Design testpc, start of the top module:
module testpc(
	clock,   
	reset,   
	pc,   
	instruction,   
	mem_data,   
	mem_addr,   
	mem_wdata,   
	mwrite_enable,
	mread_enable,
	regwrite_enable,   
	write_addr,   
	reg_write_data   
	);
Settings: LEC_CHECK=0, ABC_AREA=1, CAP_MARGIN=0, CELL_PAD_IN_SITES_GLOBAL_PLACEMENT=1, CORE_ASPECT_RATIO=1.85, CORE_MARGIN=6, CORE_UTILIZATION=40, CTS_CLUSTER_DIAMETER=323, CTS_CLUSTER_SIZE=19, GPL_ROUTABILITY_DRIVEN=0, HOLD_SLACK_MARGIN=-0.01, PLACE_DENSITY_LB_ADDON=0.21, SETUP_SLACK_MARGIN=2.02, SLEW_MARGIN=40, TNS_END_PERCENT=55; clock period 23.2 ns.
run.sh (not shown) runs the stock make flow with config.mk's settings and CLKGATE_MAP_FILE=.
Edit:
Settings changed: ABC_AREA 1 to default, CAP_MARGIN 0 to 20, CELL_PAD_IN_SITES_GLOBAL_PLACEMENT 1 to default, CORE_ASPECT_RATIO 1.85 to default, CORE_MARGIN 6 to 2, CTS_CLUSTER_DIAMETER 323 to default, CTS_CLUSTER_SIZE 19 to default, GPL_ROUTABILITY_DRIVEN 0 to default, HOLD_SLACK_MARGIN -0.01 to default, PLACE_DENSITY_LB_ADDON 0.21 to default, SETUP_SLACK_MARGIN 2.02 to default, SLEW_MARGIN 40 to 20, TNS_END_PERCENT 55 to default.
Clock period 23.2 ns to 16.0 ns, I/O delays scaled along.
What happened: The changed run completed with no timing, DRC or antenna violations; hold slack is better by 0.033 ns; setup slack is worse by 2.8 ns; sequential share of layout area drops by 0.27 points; power climbs by well over a third; global-route usage hardly moves; final cell count drops by about a fifth.
Edit:
Settings changed: ABC_AREA from default to 1, CAP_MARGIN 20 to 0, CORE_ASPECT_RATIO from default to 1.86, CORE_MARGIN 2 to 7, CORE_UTILIZATION 40 to 58, CTS_CLUSTER_DIAMETER from default to 252, CTS_CLUSTER_SIZE from default to 100, TNS_END_PERCENT from default to 20.
The changed run finished clean.
Sequential cell count stays the same.
Total power fell by 14%.
Cell count increases by 16%.
Edit:
Settings changed: CORE_ASPECT_RATIO 1.86 to default, HOLD_SLACK_MARGIN from default to 0.3.
The new run finished clean.
Utilization came out lower by 0.44 points.
Power is about the same.
Hold slack gets better by 0.0050 ns.
Critical path depth came out lower by 2.
Clock-buffer cell count came out lower by 3.
Die size came out lower by 0.79%.

testpc again, from the RTL that the note above started with.
export LEC_CHECK = 0
export ABC_AREA = 1
export CAP_MARGIN = 20
export CORE_ASPECT_RATIO = 0.5
export CORE_MARGIN = 2
export CORE_UTILIZATION = 66
export CTS_CLUSTER_DIAMETER = 289
export CTS_CLUSTER_SIZE = 97
export PLACE_DENSITY = 0.36
export SLEW_MARGIN = 20
export TNS_END_PERCENT = 10
create_clock -name core_clock -period 8.77 [get_ports {clock}]
The first run failed in 5_1_grt.
Next try:
==> flow/config.mk (replaced) <==
export PLATFORM = sky130hd
export DESIGN_NAME = testpc
export DESIGN_NICKNAME = testpc
export VERILOG_FILES = /design/flow/design.v
export SDC_FILE = /design/flow/constraint.sdc
export NUM_CORES = 4
export LEC_CHECK = 0
export CAP_MARGIN = 20
export CORE_MARGIN = 2
export CORE_UTILIZATION = 68
export CTS_CLUSTER_SIZE = 39
export SLEW_MARGIN = 20
==> flow/constraint.sdc (replaced) <==
create_clock -name core_clock -period 12.2 [get_ports {clock}]
set_input_delay 2.4400 -clock core_clock [delete_from_list [all_inputs] [get_ports {clock}]]
set_output_delay 2.4400 -clock core_clock [all_outputs]
set_load 0.01 [all_outputs]
With this change the flow produced a layout that fails on setup timing.
Area after synthesis went down by 3.9%.
Die size went down by 6.8%.
Synthesized cell count went down by 24%.

## run A
testpc again, from the RTL that the note above started with.
Settings: LEC_CHECK=0, CAP_MARGIN=20, CORE_MARGIN=2, CORE_UTILIZATION=72, CTS_CLUSTER_SIZE=74, PLACE_DENSITY_LB_ADDON=0.28, SETUP_SLACK_MARGIN=-0.66, SLEW_MARGIN=20; clock period 11.0 ns.
Status(run A) = ERROR, stage = 5_1_grt
## Diff of input files: run B against run A
- PLACE_DENSITY_LB_ADDON removed (was 0.28)
- CTS_CLUSTER_SIZE changed from 74 to 32
- CORE_UTILIZATION changed from 72 to 68
- HOLD_SLACK_MARGIN newly set to 0.3
--- outcome ---
Standard-cell row count, run B vs run A: up by a few percent
Die: run B bigger than run A
Run B: horizontal die dimension about 2.8% above run A
Status run B: flow complete, layout not clean - negative setup slack
Final RePlAce weighted congestion in run B is 0.071 lower than in run A
Count of clock tree sinks: run B vs run A identical
Re die height: run B is 2.8% up on run A.
--- input diff run B..run C ---
- changing CORE_UTILIZATION from 68 to 40
- removing CTS_CLUSTER_SIZE (formerly 32)
- removing SETUP_SLACK_MARGIN (formerly -0.66)
- removing HOLD_SLACK_MARGIN (formerly 0.3)
- changing the clock period (ns, I/O delays scaled along) from 11.0 to 15.4
--- outcome ---
Of run B and run C, the higher largest net degree at the start of global routing belongs to run C.
When the final numbers for run B and run C were put side by side, the post-route worst setup slack turned out to be greater in run C.
Wire length of the first global-routing pass (run C over run B): decrease, 4.9 mm
Run C ended with every stage complete and zero timing, DRC or antenna violations.
Run C reports a lower design area than run B does.
Diff run B -> run C: per-cell via count in the routed design lower; count of clock-buffer cells in the layout has increased.
Setup changes, run C to run D
- CAP_MARGIN changed from 20 to 40
- TNS_END_PERCENT newly set to 85
- CORE_ASPECT_RATIO newly set to 0.53
- the clock period (ns, I/O delays scaled along) changed from 15.4 to 16.0
Results
Run D completed end to end with timing, DRC and antenna clean.
Taking run C as the reference, in run D total area of multi-input combinational cells neither gained nor lost much; hold slack lost 0.0055 ns; synthesis-to-layout area growth lost 0.83 points; post-route total power lost about 5%.

Starting RTL as in the previous note.
// testpc
module testpc(
	clock,   
	reset,   
	pc,   
	instruction,   
	mem_data,   
	mem_addr,   
	mem_wdata,   
	mwrite_enable,
	mread_enable,
	regwrite_enable,   
	write_addr,   
	reg_write_data   
	);
	input clock, reset;
	input [15:0] instruction, mem_data;
	output [15:0] pc, mem_addr, mem_wdata;
	output [15:0] reg_write_data;
	output mwrite_enable, mread_enable, regwrite_enable;
	output [2:0] write_addr;
	reg [15:0] pc, read_data1, read_data2, ext_imm_data, alu_result;
	reg [15:0] reg_write_data;
	reg [15:0] jump_addr, branch_addr;
	reg [15:0] mwrite_addr, mread_addr;
	reg [6:0] imm_data;
	reg [2:0] read_addr1, read_addr2, write_addr;
	reg [1:0] result_sel;
	reg regwrite_enable, func_sel, imm_sel, mwrite_enable;
	reg mread_enable, memtoreg_sel, jump_enable, branch_enable;
	reg [15:0] reg_table[0:7];
	reg [15:0] c, temp;
	reg c1, c2, s1;
	wire [15:0] b1;
	wire [15:0] and_result, not_result;
	assign mem_addr = alu_result;
	assign mem_wdata = read_data2;
	always@(posedge clock or negedge reset)
	begin
		if(reset == 1'b0)
			pc <= 16'b0000000000000000;
		else if(branch_enable == 1'b1)
		begin
			if(alu_result == 0)
				pc <= pc + branch_addr;
			else
				pc <= pc + 16'b0000000000000001;
		end
		else if(jump_enable == 1'b1)
			pc <= 16'b0000000000000000 + jump_addr;
		else
  ...
Settings: LEC_CHECK=0, ABC_AREA=1, CAP_MARGIN=15, CELL_PAD_IN_SITES_GLOBAL_PLACEMENT=1, CORE_ASPECT_RATIO=1.2, CORE_MARGIN=8, CORE_UTILIZATION=32, CTS_CLUSTER_DIAMETER=351, CTS_CLUSTER_SIZE=54, GPL_ROUTABILITY_DRIVEN=1, HOLD_SLACK_MARGIN=0.27, MAX_ROUTING_LAYER=met4, PLACE_DENSITY_LB_ADDON=0.11, SETUP_SLACK_MARGIN=-0.84, SLEW_MARGIN=20; clock period 20.8 ns.
==> next run, changes <==
CAP_MARGIN = 20   (was 15)
CELL_PAD_IN_SITES_GLOBAL_PLACEMENT = unset   (was 1)
CORE_ASPECT_RATIO = unset   (was 1.2)
CORE_MARGIN = 2   (was 8)
CORE_UTILIZATION = 68   (was 32)
CTS_CLUSTER_DIAMETER = unset   (was 351)
CTS_CLUSTER_SIZE = 39   (was 54)
GPL_ROUTABILITY_DRIVEN = unset   (was 1)
HOLD_SLACK_MARGIN = 0.3   (was 0.27)
MAX_ROUTING_LAYER = unset   (was met4)
PLACE_DENSITY_LB_ADDON = unset   (was 0.11)
SETUP_SLACK_MARGIN = unset   (was -0.84)
clock period = 10.7 ns   (was 20.8 ns; I/O delays follow)
The new run finished with setup timing left.
Combinational power increases by 130%.
Area after synthesis is unchanged.
Register-to-register slack degrades by 9.1 ns.
Design area increases by 10%.
==> next run, changes <==
CORE_UTILIZATION = 72   (was 68)
PLACE_DENSITY = 0.7   (was unset)
SETUP_SLACK_MARGIN = -0.77   (was unset)
What happened:
- The new run ended with an error in global routing, error GRT-0116
- synthesized cell count stays the same
- die area went down by a few percent
- synthesized area does not change
==> next run, changes <==
ABC_AREA = unset   (was 1)
CORE_UTILIZATION = 25   (was 72)
CTS_CLUSTER_SIZE = unset   (was 39)
HOLD_SLACK_MARGIN = unset   (was 0.3)
PLACE_DENSITY = unset   (was 0.7)
SETUP_SLACK_MARGIN = unset   (was -0.77)
clock period = 15.8 ns   (was 10.7 ns; I/O delays follow)
With this change the flow passed the timing, DRC and antenna checks. Synthesized area came out lower by 3.9%. Die size climbs to 2.7 times its value. Synthesized cell count fell by 24%.

== build 20 ==
Starting RTL as in the previous note.
Settings: LEC_CHECK=0, CAP_MARGIN=5, CORE_ASPECT_RATIO=0.5, CORE_MARGIN=2, CORE_UTILIZATION=72, CTS_CLUSTER_SIZE=41, MAX_ROUTING_LAYER=met4, PLACE_DENSITY=0.66, SETUP_SLACK_MARGIN=1.89, SLEW_MARGIN=20, TNS_END_PERCENT=5; clock period 10.6 ns.
FAIL build 20 @ global routing: tool exited with error
For build 4, these inputs were changed with respect to build 20:
- swapping 0.66 for 0.79 in PLACE_DENSITY
- clearing MAX_ROUTING_LAYER, which used to be met4
- clearing CTS_CLUSTER_SIZE, which used to be 41
- clearing CORE_ASPECT_RATIO, which used to be 0.5
- putting HOLD_SLACK_MARGIN at -0.08 where nothing was set
- clearing SETUP_SLACK_MARGIN, which used to be 1.89
- swapping 5 for 20 in CAP_MARGIN
- swapping 10.6 for 13.7 in the clock period (ns, I/O delays scaled along)
### Flow results
Compared build 20 against build 4; number of buffer cells added on primary ports within noise. From build 20 to build 4, flop and latch count out of synthesis did not move at all. Re quantity of gates resized following cts: build 4 and build 20 aren't equal, and the lower value belongs to build 4. In the flow results for build 4 and build 20, the placed wire-length estimate after detailed placement is smaller on build 4. Placeable core area in build 4 is 2.5% higher than in build 20. Status build 4: flow complete, layout not clean - setup timing. From build 4 to build 20, mean area per synthesized cell did not move at all. Build 20 fits on a die that is larger than the die of build 4. Build 20 -> build 4: die span in y increased by more than a quarter.
For build 55, these inputs were changed with respect to build 4:
- PLACE_DENSITY: 0.79 -> unset
- TNS_END_PERCENT: 5 -> unset
- CTS_CLUSTER_SIZE: unset -> 37
- CTS_CLUSTER_DIAMETER: unset -> 247
- PLACE_DENSITY_LB_ADDON: unset -> 0.26
- HOLD_SLACK_MARGIN: -0.08 -> unset
- the clock period (ns, I/O delays scaled along): 13.7 -> 12.1
Findings:
global routing: build 55 exited with error
Summary of build 55 over build 4: total die size now sits at about the same level, cell total in the yosys stat output now sits at about the same level, placer congestion estimate now sits higher.
Compared with build 4, in build 55 post-synthesis simple-gate area fraction ~0 delta, pre-CTS setup slack decreased by 530 ps relative to the old numbers.
Summary of the comparison: post-CTS setup repair buffer count is higher in build 55, relative to build 4.
Against build 4, final HPWL from detailed placement in build 55 rose by a few percent.
Reported for build 4 and build 55, yosys stat chip area turned out identical to the last digit.
Synthesized instance count across build 4 and build 55: no real change.
In build 55, the instance count after placement with tap cells included came out 12 above the value in build 4.
The placed standard-cell area in build 55 was higher than what build 4 gave.
Input changes introduced in build 17 (baseline for comparison: build 55):
- putting TNS_END_PERCENT at 5 where nothing was set
- clearing PLACE_DENSITY_LB_ADDON, which used to be 0.26
- putting MAX_ROUTING_LAYER at met4 where nothing was set
- clearing CTS_CLUSTER_DIAMETER, which used to be 247
- putting PLACE_DENSITY at 0.79 where nothing was set
- putting HOLD_SLACK_MARGIN at -0.08 where nothing was set
- swapping 12.1 for 12.7 in the clock period (ns, I/O delays scaled along)
==> comparison <==
The remaining runs in build 55 and build 17 completed every stage, whereas build 55 halted early.
Build 17 ran in full, but the layout does not pass; the checks complain about setup timing.
In the reports for build 55 and build 17, the larger final weighted congestion in routability-driven placement belongs to build 55.
Changes observed in build 17 relative to build 55: clock buffer count from CTS now sits at about the same level; placed cell area roughly the same; total cell area reported by yosys after synthesis about even; detailed placer's ending HPWL went down by 1.0%; post-cts gate resize count went down 13.
The die area was comparable across build 55 and build 17.
The worst slack at placement in build 17 was higher than what build 55 gave.
There was hardly any difference in core utilization at floorplan between build 55 and build 17.
Power and IR drop assume default switching activity.
